## router_extended
module router_extended #(
  parameter B2_LAT_BIN  = 1, B2_LAT_DEC  = 8, B2_LAT_DUO  = 6,
  parameter B10_LAT_DEC = 1, B10_LAT_BIN = 6, B10_LAT_DUO = 6,
  parameter B12_LAT_DUO = 1, B12_LAT_BIN = 6, B12_LAT_DEC = 8
)(
  input  wire        clk,
  input  wire        rst,
  input  wire        start,
  input  wire [2:0]  cond_sel,
  input  wire [3:0]  opcode,
  input  wire [15:0] op_a,
  input  wire [15:0] op_b,
  output reg         busy,
  output reg         done,
  output reg  [31:0] result
);
Size: about 2400 cells after synthesis, about 76 I/O pins, ~19000 sq um of cells after synthesis.
==> flow/config.mk <==
export PLATFORM = sky130hd
export DESIGN_NAME = router_extended
export DESIGN_NICKNAME = router_extended
export VERILOG_FILES = /design/flow/design.v
export SDC_FILE = /design/flow/constraint.sdc
export NUM_CORES = 4
export LEC_CHECK = 0
export CAP_MARGIN = 15
export CELL_PAD_IN_SITES_GLOBAL_PLACEMENT = 0
export CORE_ASPECT_RATIO = 1.81
export CORE_MARGIN = 2
export CORE_UTILIZATION = 65
export CTS_CLUSTER_DIAMETER = 255
export GPL_ROUTABILITY_DRIVEN = 1
export MAX_ROUTING_LAYER = met4
export MIN_ROUTING_LAYER = met1
export SETUP_SLACK_MARGIN = -0.0
export SLEW_MARGIN = 40
==> flow/constraint.sdc <==
create_clock -name core_clock -period 2.23 [get_ports {clk}]
set_input_delay 0.4460 -clock core_clock [delete_from_list [all_inputs] [get_ports {clk}]]
set_output_delay 0.4460 -clock core_clock [all_outputs]
set_load 0.01 [all_outputs]
run.sh (not shown) runs the stock make flow with config.mk's settings and CLKGATE_MAP_FILE=.
The starting point aborted during global routing.
Rerun with:
--- a/flow/config.mk
+++ b/flow/config.mk
@@ -7,3 +7,4 @@
 export LEC_CHECK = 0
-export CAP_MARGIN = 15
+export ABC_AREA = 1
+export CAP_MARGIN = 20
 export CELL_PAD_IN_SITES_GLOBAL_PLACEMENT = 0
@@ -11,8 +12,10 @@
 export CORE_MARGIN = 2
-export CORE_UTILIZATION = 65
+export CORE_UTILIZATION = 45
 export CTS_CLUSTER_DIAMETER = 255
-export GPL_ROUTABILITY_DRIVEN = 1
-export MAX_ROUTING_LAYER = met4
+export CTS_CLUSTER_SIZE = 98
+export GPL_ROUTABILITY_DRIVEN = 0
 export MIN_ROUTING_LAYER = met1
-export SETUP_SLACK_MARGIN = -0.0
+export PLACE_DENSITY_LB_ADDON = 0.1
+export SETUP_SLACK_MARGIN = -0.55
 export SLEW_MARGIN = 40
+export TNS_END_PERCENT = 15
==> flow/constraint.sdc (replaced) <==
create_clock -name core_clock -period 5.55 [get_ports {clk}]
set_input_delay 1.1100 -clock core_clock [delete_from_list [all_inputs] [get_ports {clk}]]
set_output_delay 1.1100 -clock core_clock [all_outputs]
set_load 0.01 [all_outputs]
The changed run reached the layout checks and failed them: setup timing.
Synthesized area grows by a little under a tenth.
Synthesized cell count grows by a quarter to a third.
Die area grows by well over a third.
Rerun with:
==> flow/config.mk (replaced) <==
export PLATFORM = sky130hd
export DESIGN_NAME = router_extended
export DESIGN_NICKNAME = router_extended
export VERILOG_FILES = /design/flow/design.v
export SDC_FILE = /design/flow/constraint.sdc
export NUM_CORES = 4
export LEC_CHECK = 0
export CAP_MARGIN = 20
export CELL_PAD_IN_SITES_GLOBAL_PLACEMENT = 3
export CORE_ASPECT_RATIO = 1.81
export CORE_MARGIN = 2
export CORE_UTILIZATION = 34
export CTS_CLUSTER_DIAMETER = 255
export GPL_ROUTABILITY_DRIVEN = 1
export MIN_ROUTING_LAYER = met2
export PLACE_DENSITY_LB_ADDON = 0.1
export SETUP_SLACK_MARGIN = 2.03
export SLEW_MARGIN = 40
==> flow/constraint.sdc (replaced) <==
create_clock -name core_clock -period 7.57 [get_ports {clk}]
set_input_delay 1.5140 -clock core_clock [delete_from_list [all_inputs] [get_ports {clk}]]
set_output_delay 1.5140 -clock core_clock [all_outputs]
set_load 0.01 [all_outputs]
Effect: This time the run finished clean; combinational power is lower by 19%; global-route usage grows by 9.8 points; clock skew is higher by 0.013 ns; count of clock-buffer cells in the layout is higher by 5.
Rerun with:
--- a/flow/config.mk
+++ b/flow/config.mk
@@ -13,6 +13,6 @@
 export CTS_CLUSTER_DIAMETER = 255
-export GPL_ROUTABILITY_DRIVEN = 1
-export MIN_ROUTING_LAYER = met2
+export GPL_ROUTABILITY_DRIVEN = 0
+export MIN_ROUTING_LAYER = met1
 export PLACE_DENSITY_LB_ADDON = 0.1
-export SETUP_SLACK_MARGIN = 2.03
+export SETUP_SLACK_MARGIN = -0.0
 export SLEW_MARGIN = 40
==> flow/constraint.sdc (replaced) <==
create_clock -name core_clock -period 5.55 [get_ports {clk}]
set_input_delay 1.1100 -clock core_clock [delete_from_list [all_inputs] [get_ports {clk}]]
set_output_delay 1.1100 -clock core_clock [all_outputs]
set_load 0.01 [all_outputs]
This time the run finished but failed the layout checks on setup timing.
Die size stays the same.
Routed wire length fell by 5.4%.
Total power rose by 33%.
Synthesized cell count does not change.

========
The RTL this note starts from:
==> flow/design.v <==
`timescale 1ns/1ps
module base2_alu #(
  parameter LAT_BIN = 1,   
  parameter LAT_DEC = 8,   
  parameter LAT_DUO = 6    
)(
  input  wire        clk,
  input  wire        rst,
  input  wire        start,
  input  wire [3:0]  opcode,
  input  wire [15:0] a,
  input  wire [15:0] b,
  output reg         busy,
  output reg         done,
  output reg  [31:0] result
);
  reg [7:0] countdown;
  wire [7:0] lat_sel =
      (opcode <= 4'd2) ? LAT_BIN :
      ((opcode <= 4'd5) ? LAT_DEC : LAT_DUO);
  wire [31:0] res_bin =
      (opcode==4'd0)   ? (a + b) :
      (opcode==4'd1)   ? (a - b) :
      (opcode==4'd2)   ? (a * b) :
      (opcode==4'd3)   ? (a + b) :
      (opcode==4'd4)   ? (a - b) :
      (opcode==4'd5) ? (a * 16'd10) :
      (opcode==4'd6) ? (a + b) :
      (opcode==4'd7) ? (a - b) :
      (opcode==4'd8)  ? (a * 16'd3) : 32'd0;
  always @(posedge clk) begin
    if (rst) begin
      busy <= 1'b0; done <= 1'b0; countdown <= 8'd0; result <= 32'd0;
    end else begin
      done <= 1'b0;
      if (start && !busy) begin
        busy      <= 1'b1;
        countdown <= (lat_sel==0) ? 1 : lat_sel;
      end else if (busy) begin
        if (countdown > 8'd1) begin
          countdown <= countdown - 8'd1;
        end else begin
          busy   <= 1'b0;
          done   <= 1'b1;
          result <= res_bin;
        end
      end
    end
  end
endmodule
`timescale 1ns/1ps
module base10_alu #(
  parameter LAT_DEC = 1,   
  parameter LAT_BIN = 6,   
  parameter LAT_DUO = 6    
)(
  input  wire        clk,
  input  wire        rst,
  input  wire        start,
  input  wire [3:0]  opcode,
  input  wire [15:0] a,
  input  wire [15:0] b,
  output reg         busy,
  output reg         done,
  output reg  [31:0] result
);
  reg [7:0] countdown;
  wire [7:0] lat_sel =
      ((opcode>=4'd3) && (opcode<=4'd5)) ? LAT_DEC :
      ((opcode<=4'd2) ? LAT_BIN : LAT_DUO);
  wire [31:0] res_bin =
      (opcode==4'd0)   ? (a + b) :
      (opcode==4'd1)   ? (a - b) :
      (opcode==4'd2)   ? (a * b) :
      (opcode==4'd3)   ? (a + b) :
      (opcode==4'd4)   ? (a - b) :
      (opcode==4'd5) ? (a * 16'd10) :
      (opcode==4'd6) ? (a + b) :
      (opcode==4'd7) ? (a - b) :
      (opcode==4'd8)  ? (a * 16'd3) : 32'd0;
  always @(posedge clk) begin
    if (rst) begin
      busy <= 1'b0; done <= 1'b0; countdown <= 8'd0; result <= 32'd0;
    end else begin
      done <= 1'b0;
      if (start && !busy) begin
        busy      <= 1'b1;
        countdown <= (lat_sel==0) ? 1 : lat_sel;
      end else if (busy) begin
        if (countdown > 8'd1) begin
          countdown <= countdown - 8'd1;
        end else begin
          busy   <= 1'b0;
          done   <= 1'b1;
          result <= res_bin;
        end
      end
    end
  end
endmodule
`timescale 1ns/1ps
module base12_alu #(
  parameter LAT_DUO = 1,   
  parameter LAT_BIN = 6,   
  parameter LAT_DEC = 8    
)(
  input  wire        clk,
  input  wire        rst,
  input  wire        start,
  input  wire [3:0]  opcode,
  input  wire [15:0] a,
  input  wire [15:0] b,
  output reg         busy,
  output reg         done,
  output reg  [31:0] result
);
  reg [7:0] countdown;
  wire [7:0] lat_sel =
      ((opcode>=4'd6) && (opcode<=4'd8)) ? LAT_DUO :
      ((opcode<=4'd2) ? LAT_BIN : LAT_DEC);
  wire [31:0] res_bin =
      (opcode==4'd0)   ? (a + b) :
      (opcode==4'd1)   ? (a - b) :
      (opcode==4'd2)   ? (a * b) :
      (opcode==4'd3)   ? (a + b) :
      (opcode==4'd4)   ? (a - b) :
      (opcode==4'd5) ? (a * 16'd10) :
      (opcode==4'd6) ? (a + b) :
      (opcode==4'd7) ? (a - b) :
      (opcode==4'd8)  ? (a * 16'd3) : 32'd0;
  always @(posedge clk) begin
    if (rst) begin
      busy <= 1'b0; done <= 1'b0; countdown <= 8'd0; result <= 32'd0;
    end else begin
      done <= 1'b0;
      if (start && !busy) begin
        busy      <= 1'b1;
        countdown <= (lat_sel==0) ? 1 : lat_sel;
      end else if (busy) begin
        if (countdown > 8'd1) begin
          countdown <= countdown - 8'd1;
        end else begin
          busy   <= 1'b0;
          done   <= 1'b1;
          result <= res_bin;
        end
      end
    end
  end
endmodule
`timescale 1ns/1ps
module router_extended #(
  parameter B2_LAT_BIN  = 1, B2_LAT_DEC  = 8, B2_LAT_DUO  = 6,
  parameter B10_LAT_DEC = 1, B10_LAT_BIN = 6, B10_LAT_DUO = 6,
  parameter B12_LAT_DUO = 1, B12_LAT_BIN = 6, B12_LAT_DEC = 8
)(
  input  wire        clk,
  input  wire        rst,
  input  wire        start,
  input  wire [2:0]  cond_sel,
  input  wire [3:0]  opcode,
  input  wire [15:0] op_a,
  input  wire [15:0] op_b,
  output reg         busy,
  output reg         done,
  output reg  [31:0] result
);
  localparam [1:0] ROUTE_SENTINEL = 2'd3;
  wire [1:0] forced_target = (cond_sel <= 3'd2) ? cond_sel[1:0] : ROUTE_SENTINEL;
  wire [1:0] full_router_target =
      (opcode <= 4'd2)   ? 2'd0 :
      (opcode <= 4'd5) ? 2'd1 :
                                  2'd2;
  localparam [1:0] DUO_FALLBACK_TARGET = (B10_LAT_DUO <= B2_LAT_DUO) ? 2'd1 : 2'd0;
  wire [1:0] router_210_target =
      (opcode <= 4'd2)   ? 2'd0 :
      (opcode <= 4'd5) ? 2'd1 :
                                  DUO_FALLBACK_TARGET;
  wire [1:0] routed_target =
      (forced_target != ROUTE_SENTINEL) ? forced_target :
      (cond_sel == 3'd3) ? full_router_target :
      (cond_sel == 3'd4) ? router_210_target :
                           full_router_target;  
  reg  start_b2, start_b10, start_b12;
  wire busy_b2, done_b2;   wire [31:0] res_b2;
  wire busy_b10, done_b10; wire [31:0] res_b10;
  wire busy_b12, done_b12; wire [31:0] res_b12;
  base2_alu #(.LAT_BIN(B2_LAT_BIN), .LAT_DEC(B2_LAT_DEC), .LAT_DUO(B2_LAT_DUO)) u_b2(
    .clk(clk), .rst(rst), .start(start_b2), .opcode(opcode), .a(op_a), .b(op_b),
    .busy(busy_b2), .done(done_b2), .result(res_b2)
  );
  base10_alu #(.LAT_DEC(B10_LAT_DEC), .LAT_BIN(B10_LAT_BIN), .LAT_DUO(B10_LAT_DUO)) u_b10(
    .clk(clk), .rst(rst), .start(start_b10), .opcode(opcode), .a(op_a), .b(op_b),
    .busy(busy_b10), .done(done_b10), .result(res_b10)
  );
  base12_alu #(.LAT_DUO(B12_LAT_DUO), .LAT_BIN(B12_LAT_BIN), .LAT_DEC(B12_LAT_DEC)) u_b12(
    .clk(clk), .rst(rst), .start(start_b12), .opcode(opcode), .a(op_a), .b(op_b),
    .busy(busy_b12), .done(done_b12), .result(res_b12)
  );
  localparam S_IDLE=0, S_WAIT=1;
  reg [0:0] st;
  always @(posedge clk) begin
    if (rst) begin
      st <= S_IDLE; busy <= 1'b0; done <= 1'b0;
      start_b2 <= 1'b0; start_b10 <= 1'b0; start_b12 <= 1'b0;
      result <= 32'd0;
    end else begin
      done <= 1'b0;
      start_b2 <= 1'b0; start_b10 <= 1'b0; start_b12 <= 1'b0;
      case (st)
        S_IDLE: begin
          if (start) begin
            busy <= 1'b1;
            if (routed_target==2'd0) start_b2  <= 1'b1;
            if (routed_target==2'd1) start_b10 <= 1'b1;
            if (routed_target==2'd2) start_b12 <= 1'b1;
            st <= S_WAIT;
          end
        end
        S_WAIT: begin
          if ( (routed_target==2'd0 && done_b2) ||
               (routed_target==2'd1 && done_b10) ||
               (routed_target==2'd2 && done_b12) ) begin
            result <= (routed_target==2'd0) ? res_b2 :
                      (routed_target==2'd1) ? res_b10 :
                                              res_b12;
            done   <= 1'b1;
            busy   <= 1'b0;
            st     <= S_IDLE;
          end
        end
      endcase
    end
  end
endmodule
Settings: LEC_CHECK=0, ABC_AREA=1, CAP_MARGIN=20, CORE_ASPECT_RATIO=1.45, CORE_MARGIN=2, CORE_UTILIZATION=72, CTS_CLUSTER_SIZE=10, PLACE_DENSITY=0.42, SETUP_SLACK_MARGIN=0.61, SLEW_MARGIN=20, TNS_END_PERCENT=15; clock period 5.59 ns.
The starting point aborted during global routing with GRT-0116.
Next try:
--- a/flow/config.mk
+++ b/flow/config.mk
@@ -8 +7,0 @@
-export ABC_AREA = 1
@@ -10 +8,0 @@
-export CORE_ASPECT_RATIO = 1.45
@@ -13 +11,2 @@
-export CTS_CLUSTER_SIZE = 10
+export CTS_CLUSTER_DIAMETER = 283
+export CTS_CLUSTER_SIZE = 96
@@ -15 +14 @@
-export SETUP_SLACK_MARGIN = 0.61
+export SETUP_SLACK_MARGIN = 2.49
@@ -17 +16 @@
-export TNS_END_PERCENT = 15
+export TNS_END_PERCENT = 10
==> flow/constraint.sdc (replaced) <==
create_clock -name core_clock -period 8.35 [get_ports {clk}]
set_input_delay 1.6700 -clock core_clock [delete_from_list [all_inputs] [get_ports {clk}]]
set_output_delay 1.6700 -clock core_clock [all_outputs]
set_load 0.01 [all_outputs]
=> The changed run passed the timing, design-rule and antenna checks; synthesized cell count fell by 25%; die size fell by about 7%; area after synthesis fell by 7.5%.
Power is estimated from default activity; no workload was simulated.
